== red ==
## datapath
module datapath (
    part,
    clock,
    value,
    positive,
    reset,
    counter,
    result
);
Size: roughly 32 flip-flops, ~52 I/O pins, about 24,000 sq um of cells after synthesis.
Settings: LEC_CHECK=0, ABC_AREA=1, CAP_MARGIN=5, CORE_ASPECT_RATIO=1.72, CORE_MARGIN=2, CORE_UTILIZATION=72, CTS_CLUSTER_DIAMETER=206, CTS_CLUSTER_SIZE=80, GPL_TIMING_DRIVEN=1, MAX_ROUTING_LAYER=met4, PLACE_DENSITY=0.37, SLEW_MARGIN=10, TNS_END_PERCENT=90; clock period 30.7 ns.
run.sh (not shown) runs the stock make flow with config.mk's settings and CLKGATE_MAP_FILE=.
Status: red FAILED at global routing (5_1_grt) (tool error)
Inputs modified between red and blue:
# red
export LEC_CHECK = 0
export ABC_AREA = 1
export CAP_MARGIN = 5
export CORE_ASPECT_RATIO = 1.72
export CORE_MARGIN = 2
export CORE_UTILIZATION = 72
export CTS_CLUSTER_DIAMETER = 206
export CTS_CLUSTER_SIZE = 80
export GPL_TIMING_DRIVEN = 1
export MAX_ROUTING_LAYER = met4
export PLACE_DENSITY = 0.37
export SLEW_MARGIN = 10
export TNS_END_PERCENT = 90
create_clock -name core_clock -period 30.7 [get_ports {clock}]
# blue
export LEC_CHECK = 0
export ABC_AREA = 1
export CAP_MARGIN = 20
export CORE_MARGIN = 2
export CORE_UTILIZATION = 72
export SLEW_MARGIN = 20
create_clock -name core_clock -period 19.4 [get_ports {clock}]
==> comparison <==
- Between blue and red, it is blue whose die outline width is higher, by about 30%.
- | number of cells in the design after placement | blue vs red | 54 higher |
- Per the comparison of blue with red, area of the mapped netlist saw little to no change; number of standard-cell rows in the floorplan saw a decrease; height of the die saw a decrease.
- HPWL after detailed placement delta (blue − red): unfavourable
- Status: die area parity (red, blue)
- Of blue and red, not a single run came through the flow clean.
- Run status, blue: aborted in clock tree synthesis (4_1_cts), error DPL-0033
- Status(red) = ERROR, stage = global routing (5_1_grt)
- Between red and blue, placer congestion estimate decreased.
The following lists how green was set up differently from blue:
# blue
export LEC_CHECK = 0
export ABC_AREA = 1
export CAP_MARGIN = 20
export CORE_MARGIN = 2
export CORE_UTILIZATION = 72
export SLEW_MARGIN = 20
create_clock -name core_clock -period 19.4 [get_ports {clock}]
# green
export LEC_CHECK = 0
export CAP_MARGIN = 20
export CORE_MARGIN = 2
export CORE_UTILIZATION = 40
export SLEW_MARGIN = 20
create_clock -name core_clock -period 42.0 [get_ports {clock}]
### Flow results
green: done, clean on timing, DRC and antenna. | number of standard cells reported by yosys | lower: green |. Post-synthesis share of cell area spent on and, or, nand and nor gates, green and blue, higher one = blue. Diff blue -> green | post-synthesis cell count | down by more than 10%. On synthesis area per yosys, the higher figure sits with blue, not green. Number of flops mapped to enable cells by yosys: green vs blue identical. The part of the Yosys area used for sequential elements was comparable across green and blue. Relative to blue, the total die size of green is higher by 24,000 sq um.
The following lists how orange was set up differently from green:
# green
export LEC_CHECK = 0
export CAP_MARGIN = 20
export CORE_MARGIN = 2
export CORE_UTILIZATION = 40
export SLEW_MARGIN = 20
create_clock -name core_clock -period 42.0 [get_ports {clock}]
# orange
export LEC_CHECK = 0
export CAP_MARGIN = 20
export CORE_MARGIN = 2
export CORE_UTILIZATION = 40
export CTS_CLUSTER_DIAMETER = 183
export CTS_CLUSTER_SIZE = 100
export GPL_ROUTABILITY_DRIVEN = 0
export GPL_TIMING_DRIVEN = 0
export HOLD_SLACK_MARGIN = 0.26
export SLEW_MARGIN = 20
export TNS_END_PERCENT = 10
create_clock -name core_clock -period 42.0 [get_ports {clock}]
## What came out
Re worst setup slack after layout: green was higher than orange. Diff orange and green: final period demand of the worst path higher in orange. The final reports for orange and green show count of clock-buffer cells in the layout lower in the former. Number of buffer and inverter stages on the critical path | orange above green.
Setup changes, orange to purple
# orange
export LEC_CHECK = 0
export CAP_MARGIN = 20
export CORE_MARGIN = 2
export CORE_UTILIZATION = 40
export CTS_CLUSTER_DIAMETER = 183
export CTS_CLUSTER_SIZE = 100
export GPL_ROUTABILITY_DRIVEN = 0
export GPL_TIMING_DRIVEN = 0
export HOLD_SLACK_MARGIN = 0.26
export SLEW_MARGIN = 20
export TNS_END_PERCENT = 10
create_clock -name core_clock -period 42.0 [get_ports {clock}]
# purple
export LEC_CHECK = 0
export CAP_MARGIN = 20
export CORE_MARGIN = 2
export CORE_UTILIZATION = 40
export GPL_ROUTABILITY_DRIVEN = 0
export GPL_TIMING_DRIVEN = 0
export SLEW_MARGIN = 20
export TNS_END_PERCENT = 10
create_clock -name core_clock -period 42.0 [get_ports {clock}]
--- outcome ---
Changes observed in purple relative to orange: non-clock buffer count roughly the same; number of nets produced by synthesis roughly the same; number of flops mapped to enable cells by yosys roughly the same; global-route usage roughly the same.
Required time at the worst-slack endpoint delta (purple -> orange): insignificant
Comparing purple against orange, there is no change at all in overall via count from detail_route.
Reported for purple and orange, flop share of the area turned out identical to the last digit.
| number of port buffers | orange vs purple | ≈ equal |
Re synthesized cell count: no difference whatsoever between purple and orange.
Diff purple..orange | fraction of area in non-clock buffers | unchanged

Setup of tundra:
datapath again, from the RTL that the note above started with.
export LEC_CHECK = 0
export ABC_AREA = 1
export CAP_MARGIN = 0
export CELL_PAD_IN_SITES_GLOBAL_PLACEMENT = 1
export CORE_ASPECT_RATIO = 1.24
export CORE_MARGIN = 6
export CORE_UTILIZATION = 40
export GPL_TIMING_DRIVEN = 0
export MAX_ROUTING_LAYER = met4
export PLACE_DENSITY_LB_ADDON = 0.14
export SLEW_MARGIN = 20
export TNS_END_PERCENT = 15
create_clock -name core_clock -period 42.0 [get_ports {clock}]
Both conditions hold for tundra: the flow ran to the end and the final layout passed the timing, design-rule and antenna checks.
Input changes introduced in harbor (baseline for comparison: tundra):
# tundra
export LEC_CHECK = 0
export ABC_AREA = 1
export CAP_MARGIN = 0
export CELL_PAD_IN_SITES_GLOBAL_PLACEMENT = 1
export CORE_ASPECT_RATIO = 1.24
export CORE_MARGIN = 6
export CORE_UTILIZATION = 40
export GPL_TIMING_DRIVEN = 0
export MAX_ROUTING_LAYER = met4
export PLACE_DENSITY_LB_ADDON = 0.14
export SLEW_MARGIN = 20
export TNS_END_PERCENT = 15
create_clock -name core_clock -period 42.0 [get_ports {clock}]
# harbor
export LEC_CHECK = 0
export CAP_MARGIN = 20
export CORE_MARGIN = 2
export CORE_UTILIZATION = 40
export CTS_CLUSTER_DIAMETER = 177
export CTS_CLUSTER_SIZE = 98
export GPL_ROUTABILITY_DRIVEN = 0
export GPL_TIMING_DRIVEN = 0
export PLACE_DENSITY = 0.37
export SLEW_MARGIN = 20
export TNS_END_PERCENT = 10
create_clock -name core_clock -period 42.0 [get_ports {clock}]
--- outcome ---
Cmp harbor and tundra / worst path arrival time / higher: harbor
tundra → harbor: relative area change from synthesis to final layout went up; count of buffers not belonging to the clock network in the layout went up; overall via count from detail_route went down; post-synthesis instance total went down.
Changes in pepper relative to harbor:
# harbor
export LEC_CHECK = 0
export CAP_MARGIN = 20
export CORE_MARGIN = 2
export CORE_UTILIZATION = 40
export CTS_CLUSTER_DIAMETER = 177
export CTS_CLUSTER_SIZE = 98
export GPL_ROUTABILITY_DRIVEN = 0
export GPL_TIMING_DRIVEN = 0
export PLACE_DENSITY = 0.37
export SLEW_MARGIN = 20
export TNS_END_PERCENT = 10
create_clock -name core_clock -period 42.0 [get_ports {clock}]
# pepper
export LEC_CHECK = 0
export ABC_AREA = 1
export CAP_MARGIN = 20
export CELL_PAD_IN_SITES_GLOBAL_PLACEMENT = 1
export CORE_MARGIN = 2
export CORE_UTILIZATION = 40
export SLEW_MARGIN = 20
create_clock -name core_clock -period 42.0 [get_ports {clock}]
--- outcome ---
Area fraction in full adders, half adders and majority gates was lower in the run labelled pepper.
The core utilization in pepper was lower than what harbor gave.
The transition time at the pin with the least slew margin in pepper sits 110 ps below the value recorded for harbor.
[compare] base=harbor new=pepper: post-detailed-route via-to-cell ratio down 2.0%, maximum clock rate rose by about 5.6%, share of cell area taken by flip-flops and latches saw little to no change.
Looking at design area, pepper sits 360 µm² above harbor.
Inputs modified between pepper and fjord:
# pepper
export LEC_CHECK = 0
export ABC_AREA = 1
export CAP_MARGIN = 20
export CELL_PAD_IN_SITES_GLOBAL_PLACEMENT = 1
export CORE_MARGIN = 2
export CORE_UTILIZATION = 40
export SLEW_MARGIN = 20
create_clock -name core_clock -period 42.0 [get_ports {clock}]
# fjord
export LEC_CHECK = 0
export CAP_MARGIN = 20
export CORE_MARGIN = 8
export CORE_UTILIZATION = 59
export CTS_CLUSTER_DIAMETER = 193
export CTS_CLUSTER_SIZE = 99
export SLEW_MARGIN = 20
export TNS_END_PERCENT = 40
create_clock -name core_clock -period 42.0 [get_ports {clock}]
==> comparison <==
| number of buffer and inverter stages on the critical path | fjord vs pepper | about 26% lower |. Compared with pepper, fjord shows post-route met1 wirelength that has gone down by more than 10%. Going from pepper to fjord, the width of the die was found to have gone down by 14%. Between fjord and pepper, the chip area line of the yosys report is higher for pepper. Going from pepper to fjord, post-route cell area shrank by a few percent. Worst hold slack: fjord worse than pepper. Worst-margin pin slew: higher on fjord. Against pepper as the reference, fjord delivers a higher area fraction in full adders, half adders and majority gates. pepper reports its end of the critical path as _66[1]$_SDFFE_PP0P_ while fjord reports _66[13]$_SDFFE_PP0P_. fjord vs pepper: number of cells in the yosys synthesis report down by more than 10%. Critical path depth: fjord and pepper compared, higher one is pepper.
Setup changes, fjord to juniper
# fjord
export LEC_CHECK = 0
export CAP_MARGIN = 20
export CORE_MARGIN = 8
export CORE_UTILIZATION = 59
export CTS_CLUSTER_DIAMETER = 193
export CTS_CLUSTER_SIZE = 99
export SLEW_MARGIN = 20
export TNS_END_PERCENT = 40
create_clock -name core_clock -period 42.0 [get_ports {clock}]
# juniper
export LEC_CHECK = 0
export ABC_AREA = 0
export CAP_MARGIN = 0
export CELL_PAD_IN_SITES_GLOBAL_PLACEMENT = 1
export CORE_ASPECT_RATIO = 1.24
export CORE_MARGIN = 6
export CORE_UTILIZATION = 40
export GPL_TIMING_DRIVEN = 0
export MAX_ROUTING_LAYER = met5
export MIN_ROUTING_LAYER = met2
export PLACE_DENSITY_LB_ADDON = 0.14
export SLEW_MARGIN = 20
export TNS_END_PERCENT = 15
create_clock -name core_clock -period 42.0 [get_ports {clock}]
==> comparison <==
Compared with fjord, juniper shows a higher first-pass GRT wire length. juniper -> fjord: maximum buffer depth of the clock tree delta 0, exact match. Flip-flop and latch count came out exactly the same in juniper and fjord. Taking fjord as the reference, in juniper buffering stage count on the worst path with inverters included moved up; core utilization moved down; count of plain and timing-repair buffers in the layout moved down; worst hold slack moved up. The higher post-route met1 wirelength of juniper and fjord is in fjord. The higher worst-case setup margin in the final layout of juniper and fjord is in fjord. Final instance area, juniper and fjord, lower one = fjord.
Here is what was changed in the inputs of violet compared with juniper.
# juniper
export LEC_CHECK = 0
export ABC_AREA = 0
export CAP_MARGIN = 0
export CELL_PAD_IN_SITES_GLOBAL_PLACEMENT = 1
export CORE_ASPECT_RATIO = 1.24
export CORE_MARGIN = 6
export CORE_UTILIZATION = 40
export GPL_TIMING_DRIVEN = 0
export MAX_ROUTING_LAYER = met5
export MIN_ROUTING_LAYER = met2
export PLACE_DENSITY_LB_ADDON = 0.14
export SLEW_MARGIN = 20
export TNS_END_PERCENT = 15
create_clock -name core_clock -period 42.0 [get_ports {clock}]
# violet
export LEC_CHECK = 0
export ABC_AREA = 1
export CAP_MARGIN = 0
export CELL_PAD_IN_SITES_GLOBAL_PLACEMENT = 1
export CORE_ASPECT_RATIO = 1.01
export CORE_MARGIN = 6
export CORE_UTILIZATION = 40
export HOLD_SLACK_MARGIN = 0.01
export MAX_ROUTING_LAYER = met4
export PLACE_DENSITY_LB_ADDON = 0.14
export SLEW_MARGIN = 20
export TNS_END_PERCENT = 15
create_clock -name core_clock -period 42.0 [get_ports {clock}]
Findings:
For the required time reported for the critical path endpoint, violet came in 30 ps lower than juniper did. Delta (violet minus juniper): gate count of the mapped netlist increased by 417 relative to the old numbers; register area share after synthesis closely matched the old numbers; share of synthesized area spent on multiplexers decreased by 0.52 points relative to the old numbers. juniper leaves less setup margin than violet. Detailed route, violet vs juniper: via total lower for violet. Compared with juniper, violet shows a higher highest net fanout along the worst path. On synthesized area: violet sits above juniper. [violet vs juniper] total routed wirelength: lower in violet. Run comparison: juniper last element of the critical path _66[12]$_SDFFE_PP0P_; violet last element of the critical path _66[15]$_SDFFE_PP0P_. Against juniper, violet comes in about 12% higher on number of standard cells in the layout, taps in and fillers out.
